Setup of job 101:
==> flow/design.v <==
`timescale 1ns / 1ps
module magnitude_wrapper(
	input aclk,
	input aresetn,
	input s_i_data_valid,
	output reg s_o_data_ready,
	input [31:0] s_i_data,
	output reg m_o_data_valid,
	input m_i_data_ready,
	output reg [31:0] m_o_data
    );
	reg [31:0] o_data_temp;
	reg [15:0] data_real;
	reg [15:0] data_imag;
	reg start_calc;
	reg ack_calc;
	wire [15:0] in_real = s_i_data[15:0];
	wire [15:0] in_imag = s_i_data[31:16];
	always @ (posedge aclk)
		begin
			if (aresetn == 0) begin
				s_o_data_ready <= 1'b0;
				start_calc <= 1'b0;
			end
			if (ack_calc == 1'b1) begin
				start_calc <= 0;
			end
			if ( (s_i_data_valid == 1'b1) && (ack_calc == 0)) begin
				if (in_real[15] == 1'b1)
					data_real <= ~in_real + 16'd1;
				else
					data_real <= in_real;
				if (in_imag[15] == 1'b1)
					data_imag <= ~in_imag + 16'd1;
				else
					data_imag <= in_imag;
				s_o_data_ready <= 1;
				start_calc <= 1'b1;
			end
		end
	always @ (posedge aclk)
		begin
			if (aresetn == 0) begin
				ack_calc <= 0;
			end
			if (start_calc == 1'b1) begin
				ack_calc <= 1;
				o_data_temp <= data_real*data_real + data_imag*data_imag;
			end
			else begin
				ack_calc <= 0;
			end
		end
	always @ (posedge aclk)
		begin
			if (aresetn == 0) begin
				m_o_data_valid <= 1'b0;
			end
			if (m_i_data_ready == 1'b1) begin
				if (ack_calc == 0) begin
					m_o_data_valid <= 1'b0;
				end
				else begin
					m_o_data_valid <= 1'b1;
					m_o_data <= o_data_temp;
				end
			end
		end
endmodule
==> flow/config.mk <==
export PLATFORM = sky130hd
export DESIGN_NAME = magnitude_wrapper
export DESIGN_NICKNAME = magnitude_wrapper
export VERILOG_FILES = /design/flow/design.v
export SDC_FILE = /design/flow/constraint.sdc
export NUM_CORES = 4
export LEC_CHECK = 0
export ABC_AREA = 1
export CAP_MARGIN = 30
export CORE_MARGIN = 2
export CORE_UTILIZATION = 72
export CTS_CLUSTER_DIAMETER = 217
export CTS_CLUSTER_SIZE = 76
export PLACE_DENSITY = 0.9
export SETUP_SLACK_MARGIN = -0.36
export SLEW_MARGIN = 20
==> flow/constraint.sdc <==
create_clock -name core_clock -period 5.38 [get_ports {aclk}]
set_input_delay 1.0760 -clock core_clock [delete_from_list [all_inputs] [get_ports {aclk}]]
set_output_delay 1.0760 -clock core_clock [all_outputs]
set_load 0.01 [all_outputs]
run.sh (not shown) runs the stock make flow with config.mk's settings and CLKGATE_MAP_FILE=.
Job 101 did not finish; a tool error ended it in global routing.
Input-level comparison between job 102 and job 101:
Settings: PLACE_DENSITY_LB_ADDON now 0.01, previously not set; ABC_AREA now 0, was 1; SETUP_SLACK_MARGIN now 1.89, was -0.36; PLACE_DENSITY no longer set, was 0.9; the clock period (ns, I/O delays scaled along) now 6.55, was 5.38.
==> comparison <==
Stage in which a tool error killed job 101: global routing.
Finished, but not clean: job 102, with negative setup slack.
Going from job 101 to job 102, instance count of the mapped netlist shrinks by 20%.
Changes observed in job 102 relative to job 101: synthesis area per yosys moved down; die size moved down.
Changes in job 103 relative to job 102:
Settings: CTS_CLUSTER_SIZE now 22, was 76; ABC_AREA no longer set, was 0; SETUP_SLACK_MARGIN now -0.36, was 1.89; PLACE_DENSITY_LB_ADDON no longer set, was 0.01; CTS_CLUSTER_DIAMETER no longer set, was 217; the clock period (ns, I/O delays scaled along) now 13.2, was 6.55.
--- outcome ---
The final critical-path share of the clock period of job 103 falls short of that of job 102 by 62 points. Cell depth of the worst setup path: lower on job 103. Sort job 102 and job 103 by total via count after detailed routing desc -> top: job 102. In the final reports, the cell area of job 103 is smaller than that of job 102. Re worst setup slack: job 102 was lower than job 103. STATUS global-route wire length before repair: job 103 wins against job 102. The maximum achievable frequency was comparable across job 102 and job 103. Area added between synthesis and finish, job 102 and job 103: lower on job 103. Job 103: full flow OK, the timing, design-rule and antenna checks passed. Status: hold slack parity (job 102, job 103).
## Diff of input files: job 104 against job 103
Settings: a change of CAP_MARGIN from 30 to 20; a deleted SETUP_SLACK_MARGIN that had been -0.36; a change of CTS_CLUSTER_SIZE from 22 to 36; a change of the clock period (ns, I/O delays scaled along) from 13.2 to 6.92.
[flow] job 104 | stages: complete | final checks: fail | reason: negative setup slack
Per the final summary, job 103 finished and its layout is clean on timing, DRC and antenna.
Post-route clock period utilization: job 104 > job 103
Re number of global-route vias before repair: job 103 was lower than job 104.
The area growth from synthesis to final layout number comes out higher for job 104 vs job 103.
The following lists how job 105 was set up differently from job 104:
Settings: changing CORE_UTILIZATION from 72 to 40; removing CTS_CLUSTER_SIZE (formerly 36); changing the clock period (ns, I/O delays scaled along) from 6.92 to 10.0.
### Flow results
Per the comparison of job 105 with job 104, fmax fell 9.1%, sequential share of layout area rose 1.3 points, setup slack rose 2.35 ns, hold slack rose 0.046 ns.
Relative to job 104, the final cell area reported for job 105 is lower.
For the post-layout minimum cycle time, job 105 came in 0.73 ns higher than job 104 did.
Job 105 finished all stages; the layout is clean.
Against job 104, job 105 reports a combinational fraction of the cell area that is higher.

---

## run 1
// magnitude_wrapper: RTL as listed in full above, without the edits since
make LEC_CHECK=0 ABC_AREA=1 CAP_MARGIN=20 CORE_MARGIN=2 CORE_UTILIZATION=72 CTS_CLUSTER_SIZE=76 PLACE_DENSITY_LB_ADDON=0.28 SLEW_MARGIN=20 finish   # period 6.46 ns
| run 1 | all stages done | FAIL | negative setup slack |
The following lists how run 2 was set up differently from run 1:
Settings: CORE_UTILIZATION changed from 72 to 59; CTS_CLUSTER_SIZE removed (was 76); ABC_AREA removed (was 1); PLACE_DENSITY_LB_ADDON removed (was 0.28); the clock period (ns, I/O delays scaled along) changed from 6.46 to 5.28.
Findings:
- What the final checks of run 2 revealed, after a flow that finished every stage, was a layout that fails on negative setup slack.
- In run 2 the fraction of met2 tracks used by global routing turned out 14 points lower than in run 1.
- From run 2 to run 1, flip-flop count did not move at all.
- Run 2 vs. run 1: core area up about 15%, shortest period the worst path allows up 97 ps, worst setup slack down 1280 ps.
- Post-cts resize count up 43 in run 2 wrt run 1
- Re layout multi-input combinational cell count: run 1 was higher than run 2.
- Across both runs, routed wire length was lower for run 2 than for run 1.
- Compared with run 1, run 2 shows a lower end-of-flow core utilization.
- Of the two values seen for uppermost layer routed, met4 was produced by run 2 and met5 by run 1.
### run 2 -> run 3
Settings: an added SETUP_SLACK_MARGIN of -0.76; a change of CORE_UTILIZATION from 59 to 40; a change of the clock period (ns, I/O delays scaled along) from 5.28 to 8.17.
==> results <==
Run 3 closes out successfully: all stages finished, all timing, DRC and antenna checks passed. To summarise run 2: no stage aborted, but the layout did not pass its checks, failing on negative setup slack. Run 3 improves on run 2 in post-route cell area. Run 3 vs. run 2: instance count on the critical path has increased; wire length of the first global-routing pass has decreased; highest clock rate has decreased; fraction of met3 tracks used by global routing has decreased. Number of placed instances with taps included: run 3 vs run 2 down about 1.5%. Sequential share of layout area for run 3: 1.9 points up relative to run 2.
[inputs] run 4 vs run 3
Settings: a change of CORE_UTILIZATION from 40 to 35; a deleted SETUP_SLACK_MARGIN that had been -0.76; an added CTS_CLUSTER_DIAMETER of 32; a change of the clock period (ns, I/O delays scaled along) from 8.17 to 10.0.
### Flow results
Across run 3 and run 4, none had a timing, DRC or antenna violation.
Run 3 → run 4: final instance area shows no meaningful change, final critical-path setup slack grew by 1610 ps.
Going from run 3 to run 4, vertical extent of the die increased by 6.8% relative to the old numbers; number of buffers inserted during clock tree synthesis closely matched the old numbers; period utilization decreased by 15 points relative to the old numbers; hold slack decreased by 29 ps relative to the old numbers.
Modified inputs, run 5 compared to run 4
Settings: swapping 20 for 25 in SLEW_MARGIN; putting ABC_AREA at 1 where nothing was set; putting CTS_CLUSTER_SIZE at 53 where nothing was set; putting HOLD_SLACK_MARGIN at -0.06 where nothing was set; swapping 32 for 393 in CTS_CLUSTER_DIAMETER; swapping 35 for 38 in CORE_UTILIZATION.
Notes after the runs:
Both conditions hold for run 5: the flow ran to the end and the final layout passed the timing, design-rule and antenna checks.
Run 4 finished every stage and its layout cleared the timing, design-rule and antenna checks.
Of run 4 and run 5, the higher number of filler cells placed in the layout belongs to run 4.
Compared with run 4, run 5 shows a higher maximum net fanout on the critical path.
Mean number of vias per cell (run 5 vs. run 4) decreases by a few percent
The setup slack after placement of run 5 is higher than that of run 4.
[compare] base=run 4 new=run 5: minimum setup slack in the final design increased by 940 ps relative to the old numbers, area fraction in and, or, nand and nor cells after synthesis shows an increase of 3.6 points, ratio of final minimum period to clock period went down 9.4 points.
Max post-detailed-placement half-perimeter wirelength across run 4 and run 5: run 5
#### Input delta (run 6 over run 5)
Settings: CTS_CLUSTER_DIAMETER: 393 -> 228; CTS_CLUSTER_SIZE: 53 -> 15; GPL_TIMING_DRIVEN: unset -> 0; HOLD_SLACK_MARGIN: -0.06 -> unset; PLACE_DENSITY_LB_ADDON: unset -> 0.27; ABC_AREA: 1 -> unset; CORE_UTILIZATION: 38 -> 35; SETUP_SLACK_MARGIN: unset -> 0.67; SLEW_MARGIN: 25 -> 20.
Notes after the runs:
Comparing run 6 and run 5, the lower count of non-CTS inverters in the layout was measured on run 6. In the tables for run 6 and run 5, met1 usage reads lower with run 6. Going from run 5 to run 6, hold slack went up 41 ps; cell area after layout went down by 3.4%. For run 6, the highest routed metal layer was met5, unlike run 5, where it was met4.
